pepper:
## riscv_core
module riscv_core(
    input           sys_clk         ,
    input           sys_rst_n       ,
    output  reg     led_test        ,
    output          iram_cs         ,
    output  [11:0]  iram_addr       ,
    input   [31:0]  iram_rdata      ,
    output          dram_cs         ,
    output  [3:0]   dram_we         ,
    output  [11:0]  dram_addr       ,
    output  [31:0]  dram_wdata      ,
    input   [31:0]  dram_rdata      
);
reg     [31:0]  PC                          ;
wire    [31:0]  alu_add4_data               ; 
wire    [31:0]  pc_mux_data                 ;
wire    [31:0]  alu_imm_data                ;
wire    [31:0]  instruct_data               ;
wire    [31:0]  PC_line2_out                ;
wire    [31:0]  instruct_data_line2_out     ;
wire    [6:0]   instruct_op                 ;
wire    [2:0]   instruct_func3              ;
wire            ctrl_mux_sel                ;
wire            if_flush                    ;
wire            pc_mux_sel                  ;
wire            pc_stop                     ;
wire    [1:0]   imm_add_data0_sel           ;
wire    [1:0]   rd_data_sel                 ;
wire            rd_addr_sel                 ;
wire            reg_wr_imm                  ;
wire            reg_wr_wb                   ;
wire            mem2reg_sel                 ;
wire    [1:0]   exAlu_op                    ;
wire            mem_wr                      ;
wire            mem_rd                      ;
wire    [2:0]   mem_op                      ;
wire            exAlu_data1_sel             ;
wire            ctrl_mux_reg_wr             ;
wire            ctrl_mux_mem2reg_sel        ;
wire    [1:0]   ctrl_mux_exAlu_op           ;
wire            ctrl_mux_mem_wr             ;
wire            ctrl_mux_mem_rd             ;
wire    [2:0]   ctrl_mux_mem_op             ;
wire            ctrl_mux_exAlu_data1_sel    ;
wire    [4:0]   rs_reg1_addr                ;  
wire    [4:0]   rs_reg2_addr                ;  
wire    [31:0]  rs_reg1_rdata               ;
wire    [31:0]  rs_reg2_rdata               ;
wire    [31:0]  rd_wdata_mux                ;
wire    [4:0]   rd_addr_mux                 ;
  ...
clock: 5.59 ns
lec_check: 0
cap_margin: 5
cell_pad_in_sites_detail_placement: 2
cell_pad_in_sites_global_placement: 0
core_aspect_ratio: 0.64
core_margin: 2
core_utilization: 61
gpl_routability_driven: 1
max_routing_layer: met4
min_routing_layer: met1
place_density_lb_addon: 0.08
slew_margin: 20
tns_end_percent: 25
run.sh (not shown) runs the stock make flow with config.mk's settings and CLKGATE_MAP_FILE=.
Stage in which a tool error killed pepper: detailed placement.
The following lists how cedar was set up differently from pepper:
Settings: clearing CORE_ASPECT_RATIO, which used to be 0.64; clearing PLACE_DENSITY_LB_ADDON, which used to be 0.08; swapping 5 for 10 in CAP_MARGIN; swapping 61 for 72 in CORE_UTILIZATION; swapping 2 for 0 in CELL_PAD_IN_SITES_DETAIL_PLACEMENT; clearing MAX_ROUTING_LAYER, which used to be met4; putting SETUP_SLACK_MARGIN at 1.94 where nothing was set; swapping 25 for 15 in TNS_END_PERCENT; swapping 5.59 for 9.87 in the clock period (ns, I/O delays scaled along).
==> results <==
- Flow for cedar halted at global routing, error code ODB-0269.
- On share of the synthesized netlist area taken by xor and xnor gates, cedar tracks pepper almost exactly.
- NOTE vertical die dimension pepper->cedar increased by more than 10%
- [compare] base=pepper new=cedar: die size went down 19000 um2, synthesized area held.
- [cedar vs pepper] area of the core: lower in cedar
> inputs changed (cedar -> amber)
Settings: CTS_CLUSTER_DIAMETER newly set to 349; TNS_END_PERCENT removed (was 15); PLACE_DENSITY newly set to 0.45; SETUP_SLACK_MARGIN removed (was 1.94); CAP_MARGIN changed from 10 to 20; MIN_ROUTING_LAYER removed (was met1); the clock period (ns, I/O delays scaled along) changed from 9.87 to 3.58.
Status: post-synthesis cell type count parity (amber, cedar)
Going from cedar to amber, post-synthesis adder-cell area fraction was more or less identical; half-perimeter wire length after detailed placement now sits higher; synthesized cell count neither gained nor lost much; final weighted congestion of routability-driven global placement rose by 0.11.
Relative to cedar, the total instance count after detailed placement of amber is higher by 17%.
Run status, amber: aborted in clock tree synthesis, error DPL-0038
Diff cedar..amber | Yosys chip area | unchanged
Placement-stage cell area, amber vs cedar: up by more than 10%
Placement-stage worst setup slack on amber is down relative to cedar.
